// arbiter_puf
module arbiter_puf #(parameter challenge_size = 8, response_width = 24)
					(input logic [challenge_size-1 : 0] challenge,
					input logic clk, reset,
					output logic [response_width-1 : 0] response);
logic [challenge_size-1 : 0] out_lfsr;
logic [31:0] out_muxchain;
logic temp_out_mux1, temp_out_mux2;
logic out_mux1, out_mux2, en;
logic [7:0] count;
logic temp_comp;
logic [response_width-1 : 0] temp_response;
lfsr #(challenge_size) lfsr1(.clk(clk), .en_lfsr(en), .reset(reset), .in_lfsr(challenge), .out_lfsr(out_lfsr));
logic [7:0] out_chain0, out_chain1;
chain c0 (.in(en), .clk(clk), .reset(reset), .challenge(out_lfsr), .out_chain(out_chain0));
chain c1 (.in(en), .clk(clk), .reset(reset), .challenge(out_lfsr), .out_chain(out_chain1));
assign out_muxchain[7:0] = out_chain0;
assign out_muxchain[15:8] = out_chain1;
assign out_muxchain[31:16] = '0;
mux16_1 m3(.in0(out_muxchain[0]), .in1(out_muxchain[1]), .in2(out_muxchain[2]), .in3(out_muxchain[3]), .in4(out_muxchain[4]), .in5(out_muxchain[5]), .in6(out_muxchain[6]), .in7(out_muxchain[7]), .in8(out_muxchain[8]), .in9(out_muxchain[9]), .in10(out_muxchain[10]), .in11(out_muxchain[11]), .in12(out_muxchain[12]), .in13(out_muxchain[13]), .in14(out_muxchain[14]), .in15(out_muxchain[15]), .se(out_lfsr[3:0]), .out(temp_out_mux1)); 
mux16_1 m4(.in0(out_muxchain[16]), .in1(out_muxchain[17]), .in2(out_muxchain[18]), .in3(out_muxchain[19]), .in4(out_muxchain[20]), .in5(out_muxchain[21]), .in6(out_muxchain[22]), .in7(out_muxchain[23]), .in8(out_muxchain[24]), .in9(out_muxchain[25]), .in10(out_muxchain[26]), .in11(out_muxchain[27]), .in12(out_muxchain[28]), .in13(out_muxchain[29]), .in14(out_muxchain[30]), .in15(out_muxchain[31]), .se(out_lfsr[7:4]), .out(temp_out_mux2));
  ...
Size: ~15000 cells after synthesis, ~3800 flip-flops, about 34 I/O pins, ~0.19 mm² of cells after synthesis.
Settings: LEC_CHECK=0, ABC_AREA=1, CAP_MARGIN=20, CELL_PAD_IN_SITES_DETAIL_PLACEMENT=1, CELL_PAD_IN_SITES_GLOBAL_PLACEMENT=1, CORE_MARGIN=6, CORE_UTILIZATION=20, CTS_CLUSTER_DIAMETER=27, CTS_CLUSTER_SIZE=44, GPL_ROUTABILITY_DRIVEN=0, GPL_TIMING_DRIVEN=0, SLEW_MARGIN=0, TNS_END_PERCENT=30; clock period 8.0 ns.
run.sh (not shown) runs the stock make flow with config.mk's settings and CLKGATE_MAP_FILE=.
The baseline passed the timing, DRC and antenna checks.
==> next run, changes <==
CELL_PAD_IN_SITES_DETAIL_PLACEMENT = default   (was 1)
CELL_PAD_IN_SITES_GLOBAL_PLACEMENT = default   (was 1)
CORE_MARGIN = 2   (was 6)
CORE_UTILIZATION = 72   (was 20)
CTS_CLUSTER_DIAMETER = 227   (was 27)
CTS_CLUSTER_SIZE = default   (was 44)
GPL_ROUTABILITY_DRIVEN = default   (was 0)
GPL_TIMING_DRIVEN = default   (was 0)
SLEW_MARGIN = 20   (was 0)
TNS_END_PERCENT = default   (was 30)
clock period = 2.15 ns   (was 8.0 ns; I/O delays follow)
The changed run produced a clean layout.
Final cell count came out lower by about 36%.
Worst setup slack gets worse by 3.5 ns.
Cell area decreases by about 15%.
Sequential cell count is unchanged.
Clock power rose by about 60%.
Sequential power went up to 3.7 times its value.
Area after synthesis is unchanged.
Via count falls by 5.6%.
==> next run, changes <==
CAP_MARGIN = 30   (was 20)
CTS_CLUSTER_SIZE = 15   (was default)
GPL_ROUTABILITY_DRIVEN = 0   (was default)
HOLD_SLACK_MARGIN = 0.29   (was default)
PLACE_DENSITY_LB_ADDON = 0.01   (was default)
SETUP_SLACK_MARGIN = 0.57   (was default)
SLEW_MARGIN = 40   (was 20)
After rerunning:
- total power falls by 12%
- utilization falls by 1.6 points
- cell count falls by 1.6%
- die area is unchanged
- global-route usage falls by 0.87 points
- synthesized area does not change
- register-to-register slack improved by 0.26 ns
- setup slack improved by 0.18 ns
- clock power falls by 26%
- cell area falls by 2.1%
==> next run, changes <==
CAP_MARGIN = 20   (was 30)
SETUP_SLACK_MARGIN = 0.63   (was 0.57)
=> Via count stays flat; design area barely changes; critical path depth is unchanged.

Setup of run A:
Starting RTL as in the previous note.
export LEC_CHECK = 0
export ABC_AREA = 1
export CAP_MARGIN = 20
export CELL_PAD_IN_SITES_DETAIL_PLACEMENT = 1
export CELL_PAD_IN_SITES_GLOBAL_PLACEMENT = 1
export CORE_MARGIN = 6
export CORE_UTILIZATION = 37
export CTS_CLUSTER_DIAMETER = 27
export CTS_CLUSTER_SIZE = 44
export GPL_ROUTABILITY_DRIVEN = 0
export GPL_TIMING_DRIVEN = 0
export PLACE_DENSITY = 0.92
export SLEW_MARGIN = 0
export TNS_END_PERCENT = 30
create_clock -name core_clock -period 8.0 [get_ports {clk}]
The following lists how run B was set up differently from run A:
- CORE_UTILIZATION now 59, was 37
- PLACE_DENSITY no longer set, was 0.92
- CTS_CLUSTER_SIZE now 81, was 44
Higher global-route usage over all layers goes to run B over run A. Summary of run B over run A: floorplan die height shrank by 20%; total number of nets in the final design grew by 100; power grew by 4.3%; number of buffers added by the clock tree synthesis step grew by 107. Across both runs, maximum operating frequency was lower for run B than for run A. The clock transition at the register clock pins on the worst setup and hold paths after CTS on run B is in line with that on run A. Worst hold slack sits higher in run B than in run A. Measured against each other, run B and run A differ in area added between synthesis and finish, the higher figure coming from run B.
#### Input delta (run C over run B)
- a change of CORE_UTILIZATION from 59 to 68
- a deleted ABC_AREA that had been 1
- a deleted CELL_PAD_IN_SITES_DETAIL_PLACEMENT that had been 1
- a change of SLEW_MARGIN from 0 to 20
- a deleted GPL_TIMING_DRIVEN that had been 0
- a deleted CTS_CLUSTER_DIAMETER that had been 27
- a deleted CELL_PAD_IN_SITES_GLOBAL_PLACEMENT that had been 1
- a change of CORE_MARGIN from 6 to 2
- a deleted TNS_END_PERCENT that had been 30
- a deleted CTS_CLUSTER_SIZE that had been 81
- a deleted GPL_ROUTABILITY_DRIVEN that had been 0
- a change of the clock period (ns, I/O delays scaled along) from 8.0 to 8.86
Results
Per the comparison of run C with run B, worst setup slack shows an increase of 2220 ps, via density per instance shows a reduction of 4.1%. For run C, the destination of the critical timing path was response[12], unlike run B, where it was c0.c6.rng1.temp[64]. In the flow results for run B and run C, the period utilization is larger on run B. Total design power (run C / run B): 0.56.
Inputs modified between run C and run D:
- swapping 68 for 40 in CORE_UTILIZATION
- swapping 8.86 for 5.89 in the clock period (ns, I/O delays scaled along)
--- outcome ---
- The share of total power in combinational logic was comparable across run C and run D.
- Relative to run C, the via density per instance measured on run D has decreased by more than 10%.
- In the tables for run C and run D, worst setup margin reads higher with run C.
- In the tables for run C and run D, largest incremental delay on the critical path reads higher with run D.
- Total wire length (run D vs. run C) increases by a few percent

Starting RTL as in the previous note.
clock: 8.0 ns
lec_check: 0
abc_area: 1
cap_margin: 20
cell_pad_in_sites_global_placement: 1
core_margin: 2
core_utilization: 59
cts_cluster_diameter: 30
gpl_routability_driven: 0
slew_margin: 0
tns_end_percent: 30
The first run went through all stages and came out clean.
==> next run, changes <==
- ABC_AREA: 1 -> default
- CELL_PAD_IN_SITES_GLOBAL_PLACEMENT: 1 -> default
- CORE_UTILIZATION: 59 -> 40
- CTS_CLUSTER_DIAMETER: 30 -> default
- GPL_ROUTABILITY_DRIVEN: 0 -> default
- SLEW_MARGIN: 0 -> 20
- TNS_END_PERCENT: 30 -> default
- clock period: 8.0 -> 3.86 ns (I/O delays scaled with it)
Result: Non-clock buffer count rises by 30. Hold slack degrades by 0.0089 ns. Cell count is higher by a few percent. Setup slack gets worse by 3.8 ns. First-iteration DRC count fell slightly. Synthesized area barely changes. Design area came out lower by a few percent. Core utilization fell by 25 points.
==> next run, changes <==
- ABC_AREA: default -> 1
- CORE_UTILIZATION: 40 -> 72
- clock period: 3.86 -> 5.48 ns (I/O delays scaled with it)
Effect: The changed run finished with timing, DRC and antenna clean. Via count grows by 4.4%. Non-clock buffer count went down by 15. Combinational power is lower by about 5%. Sequential share of layout area is higher by 1.1 points.

## onyx
Starting RTL as in the previous note.
clock: 5.22 ns
lec_check: 0
cap_margin: 20
cell_pad_in_sites_detail_placement: 2
cell_pad_in_sites_global_placement: 3
core_margin: 5
core_utilization: 40
cts_cluster_diameter: 297
gpl_timing_driven: 1
setup_slack_margin: 1.43
slew_margin: 20
tns_end_percent: 45
The following lists how pepper was set up differently from onyx:
- CTS_CLUSTER_DIAMETER: 297 -> unset
- CORE_MARGIN: 5 -> 2
- CELL_PAD_IN_SITES_GLOBAL_PLACEMENT: 3 -> unset
- GPL_TIMING_DRIVEN: 1 -> unset
- CELL_PAD_IN_SITES_DETAIL_PLACEMENT: 2 -> unset
- SETUP_SLACK_MARGIN: 1.43 -> unset
- TNS_END_PERCENT: 45 -> unset
- the clock period (ns, I/O delays scaled along): 5.22 -> 8.0
### Flow results
No stage failed in pepper, and the final checks on the layout all came back clean. pepper vs onyx: cell area after layout down. | power share of the combinational group | pepper vs onyx | ≈ equal |. Clock skew, pepper and onyx: higher on pepper. Of pepper and onyx, the higher routed wirelength normalized by instance count belongs to onyx. Diff onyx -> pepper: number of non-clock buffers has decreased, total routed wirelength fell by 18%, end-of-flow core utilization down 0.16 points.
Edits applied to the flow inputs when going from pepper to cedar:
- swapping 20 for 0 in SLEW_MARGIN
- putting CTS_CLUSTER_SIZE at 33 where nothing was set
- putting GPL_TIMING_DRIVEN at 0 where nothing was set
- putting CELL_PAD_IN_SITES_DETAIL_PLACEMENT at 1 where nothing was set
- putting CTS_CLUSTER_DIAMETER at 27 where nothing was set
- swapping 40 for 59 in CORE_UTILIZATION
- swapping 2 for 6 in CORE_MARGIN
- putting ABC_AREA at 1 where nothing was set
- putting TNS_END_PERCENT at 30 where nothing was set
- putting CELL_PAD_IN_SITES_GLOBAL_PLACEMENT at 1 where nothing was set
- putting GPL_ROUTABILITY_DRIVEN at 0 where nothing was set
==> comparison <==
In summary, cedar completed successfully, with a layout that passed the timing, DRC and antenna checks.
Changes observed in cedar relative to pepper: die size dropped about 30%; final cell count dropped 301.
Between cedar and pepper, it is cedar whose headroom to the max-slew limit is lower, by 15 points.
On cedar: pre-CTS worst setup slack is 2470 ps lower than what pepper gave.
Total of plain and repair buffers excluding clock buffers, pepper and cedar: smaller value in pepper
What pepper reported for wire length of the first global-routing pass has to be multiplied by 1.5 to get the figure for cedar.
Total power of cedar exceeds that of pepper by more than half.
response[4] as the startpoint of the worst setup timing path was reported by pepper, and reset by cedar.
Higher pre-placement core utilization goes to cedar over pepper.
Compared to pepper, cedar leaves less free space in the core.
The following lists how raven was set up differently from cedar:
- changing CORE_MARGIN from 6 to 2
- removing GPL_TIMING_DRIVEN (formerly 0)
Results
Non-clock buffer count (cedar / raven): 5.6
Taking cedar as the reference, in raven total power fell by 0.0026 W; clock edge transition at the registers on the reported setup and hold paths stayed essentially flat; critical path depth fell by 5.
Between raven and cedar, the multi-input logic area figures differ only marginally.
In raven relative to cedar, wire length reported by the detailed router had gone down by more than 10%.
Compared to cedar, raven has arrival time of data at the critical path endpoint 4280 ps lower.
Going from cedar to raven, the setup slack was found to have gone up by 1500 ps.
[compare] base=cedar new=raven: die area down 2.7%; layout buffering overhead excluding clock cells fell by 0.80 points.
Re clock share of power: raven is 1.2 points down on cedar.
Power figures rest on the tool's default switching activity, not on a simulated workload.
